Design calc_logic, start of the top module:
module calc_logic(
   input clk,
   input rst,
   input [4:0] keycode,
   input newkey,
   output [15:0] Xdisplay,
   output LED_NEG_digit,
   output LED_OVW
   );
Size in the first run: about 1500 cells after synthesis, ~38 flip-flops, ~26 I/O pins.
export LEC_CHECK = 0
export CAP_MARGIN = 20
export CORE_MARGIN = 2
export CORE_UTILIZATION = 70
export CTS_CLUSTER_SIZE = 37
export PLACE_DENSITY_LB_ADDON = 0.0
export SETUP_SLACK_MARGIN = 1.37
export SLEW_MARGIN = 20
create_clock -name core_clock -period 5.59 [get_ports {clk}]
run.sh (not shown) runs the stock make flow with config.mk's settings and CLKGATE_MAP_FILE=.
The baseline finished with negative setup slack left.
Edit:
Settings changed: CORE_UTILIZATION 70 to 72, CTS_CLUSTER_SIZE 37 to 72, GPL_ROUTABILITY_DRIVEN set to 0, SETUP_SLACK_MARGIN 1.37 to unset, TNS_END_PERCENT set to 75.
Clock period 5.59 ns to 5.53 ns, I/O delays scaled along.
Outcome:
- The new run completed and failed the layout checks on negative setup slack
- utilization grows by 1.6 points
- via count rose by 2.2%
- fmax drops by 3.0%
- critical path depth came out higher by 1
- power came out higher by 6.5%
- combinational power is about the same
- setup slack loses 0.24 ns
- clock-buffer cell count came out lower by 2
- wire length rose by about 0.5%
Edit:
Settings changed: CORE_UTILIZATION 72 to 40, CTS_CLUSTER_SIZE 72 to unset, GPL_ROUTABILITY_DRIVEN 0 to unset, PLACE_DENSITY_LB_ADDON 0.0 to unset, TNS_END_PERCENT 75 to unset.
Clock period 5.53 ns to 8.0 ns, I/O delays scaled along.
With this change the flow ran to the end with no violations.
Die size grows by 77%.
Maximum frequency shrinks by 9.9%.
Total power came out lower by 37%.
Setup slack improved by 1.8 ns.
Edit:
Settings changed: CELL_PAD_IN_SITES_GLOBAL_PLACEMENT set to 3, CTS_CLUSTER_DIAMETER set to 385, CTS_CLUSTER_SIZE set to 66, PLACE_DENSITY set to 0.39, SETUP_SLACK_MARGIN set to -0.77.
Effect:
- The new run completed without violations
- clock-buffer cell count stays the same
- core utilization does not change
- non-clock buffer count does not change
- final area does not change
- global-route usage is higher by 1.3 points
- fmax hardly moves
Edit:
Settings changed: ABC_AREA set to 1, CAP_MARGIN 20 to 5, CELL_PAD_IN_SITES_GLOBAL_PLACEMENT 3 to 1, CORE_ASPECT_RATIO set to 0.55, CORE_MARGIN 2 to 4, CORE_UTILIZATION 40 to 28, CTS_CLUSTER_DIAMETER 385 to 264, CTS_CLUSTER_SIZE 66 to unset, GPL_ROUTABILITY_DRIVEN set to 0, HOLD_SLACK_MARGIN set to -0.04, PLACE_DENSITY 0.39 to unset, SETUP_SLACK_MARGIN -0.77 to unset, TNS_END_PERCENT set to 55.
Via count grows by 30%.
Core utilization falls by 13 points.
Power goes up by about 24%.
Routed wire length went up by 37%.
Die area is higher by 61%.
Worst setup slack got worse by 0.097 ns.
Cell area rose by 10%.
Non-clock buffer count increases by 1.

---

The RTL this note starts from:
==> flow/design.v <==
 `timescale 1ns / 1ps
module calc_logic(
   input clk,
   input rst,
   input [4:0] keycode,
   input newkey,
   output [15:0] Xdisplay,
   output LED_NEG_digit,
   output LED_OVW
   );
   localparam[4:0] KEY_CE = 5'b01100,
                   KEY_CA = 5'b00100,
                   KEY_MULTI = 5'b01001,
                   KEY_SUB = 5'b01010,
                   KEY_ADD = 5'b01011,
                   KEY_SQR = 5'b00001,
                   KEY_CH_SIGN = 5'b00010,
                   KEY_EQUALS = 5'b00011;
   reg signed [17:0] X, nextX, Y, nextY, ANS;
   reg [1:0] OP, nextOP;
   wire ADD = (OP == KEY_ADD [1:0]);
   wire SUB = (OP == KEY_SUB [1:0]);
   wire MULTI = (OP == KEY_MULTI [1:0]);        
   wire OP_T2 = (newkey && (keycode[4:2] == 3'b010) );
   wire CA = (newkey && (keycode == KEY_CA) );             
   wire CE = (newkey && (keycode == KEY_CE) );
   wire digit = (newkey && (keycode[4] == 1'b1) );
   wire EQUALS = (newkey && (keycode == KEY_EQUALS) );
   wire SQR = (newkey && (keycode == KEY_SQR) );
   wire CH_SIGN = (newkey && (keycode == KEY_CH_SIGN) );
   wire [6:0] CONTROL = {CE, CA, OP_T2, digit, EQUALS, SQR, CH_SIGN};  
   wire signed [17:0] ANS_ADD, ANS_MULTI, ANS_SUB, ANS_SQR, ANS_CH_SIGN;
   assign ANS_ADD = X+Y;
   assign ANS_SUB = Y-X;
   assign ANS_MULTI = X*Y;
   assign ANS_SQR = X*X;
   assign ANS_CH_SIGN = X*-1;  
   assign LED_OVW = X[16]; 
   assign Xdisplay = X[15:0];
   assign LED_NEG_digit = X[17];  
   always @ (ADD, MULTI, SUB, ANS_ADD, ANS_MULTI, ANS_SUB, X)
       case({ADD, SUB, MULTI})
           3'b100: ANS = ANS_ADD;
           3'b010: ANS = ANS_SUB;
           3'b001: ANS = ANS_MULTI;
           default: ANS = X;
       endcase   
   always @ (CONTROL, X, keycode, ANS, ANS_SQR, ANS_CH_SIGN)
       casez(CONTROL)
           7'b1000000: nextX = 18'b0;
           7'b?1?????: nextX = 18'b0;
           7'b0010000: nextX = 18'b0;
           7'b0001000: nextX = {X[12:0], keycode[3:0]};  
           7'b0000100: nextX = ANS;
           7'b0000010: nextX = ANS_SQR;
           7'b0000001: nextX = ANS_CH_SIGN;
           default: nextX = X;
       endcase
   always @ (posedge clk or posedge rst)
   begin
       if(rst) X <= 18'b0;
       else X <= nextX;
   end
   always @ (OP_T2, CA, Y, X)
       case({OP_T2, CA})
           2'b00: nextY = Y;
           2'b10: nextY = X;
           default: nextY = 18'b0;
       endcase
   always @ (posedge clk or posedge rst)
     begin
         if(rst) Y <= 18'b0;
         else Y <= nextY;
     end
   always @ (OP_T2, CA, keycode, OP)
       case({OP_T2, CA})
           2'b00: nextOP = OP;
           2'b10: nextOP = keycode[1:0];
           default: nextOP = 2'b0;
       endcase
   always @ (posedge clk or posedge rst)
     begin
         if(rst) OP <= 2'b0;
         else OP <= nextOP;
     end
   endmodule
Settings: LEC_CHECK=0, ABC_AREA=0, CAP_MARGIN=20, CORE_MARGIN=2, CORE_UTILIZATION=72, CTS_CLUSTER_DIAMETER=364, CTS_CLUSTER_SIZE=95, PLACE_DENSITY=0.41, SETUP_SLACK_MARGIN=1.56, SLEW_MARGIN=20; clock period 5.79 ns.
The baseline reached the layout checks and failed them: setup timing.
Change:
Settings changed: ABC_AREA 0 to default, CTS_CLUSTER_DIAMETER 364 to default, CTS_CLUSTER_SIZE 95 to 72, PLACE_DENSITY 0.41 to default, PLACE_DENSITY_LB_ADDON from default to 0.0, SETUP_SLACK_MARGIN 1.56 to 1.63.
Clock period 5.79 ns to 5.59 ns, I/O delays scaled along.
The new run finished but failed the layout checks on setup timing.
Utilization rose by 0.37 points.
Routed wire length fell by a few percent.
Synthesized area stays the same.
Final area rose slightly.
Worst setup slack is worse by 93 ps.
Sequential share of layout area stays flat.
Critical path depth rose by 1.
Cell count rose slightly.
Change:
Settings changed: CORE_UTILIZATION 72 to 40, CTS_CLUSTER_SIZE 72 to default, PLACE_DENSITY_LB_ADDON 0.0 to default, SETUP_SLACK_MARGIN 1.63 to default.
Clock period 5.59 ns to 6.6 ns, I/O delays scaled along.
Result:
- Now the flow finished with timing, DRC and antenna clean
- routed wire length shrinks by roughly a tenth
- sequential cell count does not change
- via count falls by roughly a tenth
- cell count rises by a few percent
- hold slack is worse by 4.8 ps
Change:
Settings changed: CORE_ASPECT_RATIO from default to 0.55, CORE_UTILIZATION 40 to 72.
Clock period 6.6 ns to 8.0 ns, I/O delays scaled along.
Outcome: Global-route usage came out higher by 17 points. Sequential cell count is unchanged. Power drops by 19%. Via count rises by 0.94%. Worst setup slack gains 1200 ps. Synthesized cell count does not change.
Change:
Settings changed: CORE_ASPECT_RATIO 0.55 to default, CORE_UTILIZATION 72 to 50, CTS_CLUSTER_DIAMETER from default to 385, CTS_CLUSTER_SIZE from default to 92, PLACE_DENSITY from default to 0.35, SETUP_SLACK_MARGIN from default to -0.77.
=> The new run produced a clean layout; worst setup slack degrades by 150 ps; clock skew decreases by 6.7 ps; cell area goes up by 1.2%; wire length went up by 3.4%; sequential share of layout area hardly moves; fmax decreases by about 2.2%; sequential power is about the same; combinational power fell by 3.8%; area after synthesis does not change; die size rises by about 40%; first-iteration DRC count fell by 40%.
No activity file was given, so power comes from the tool's default toggle rates.
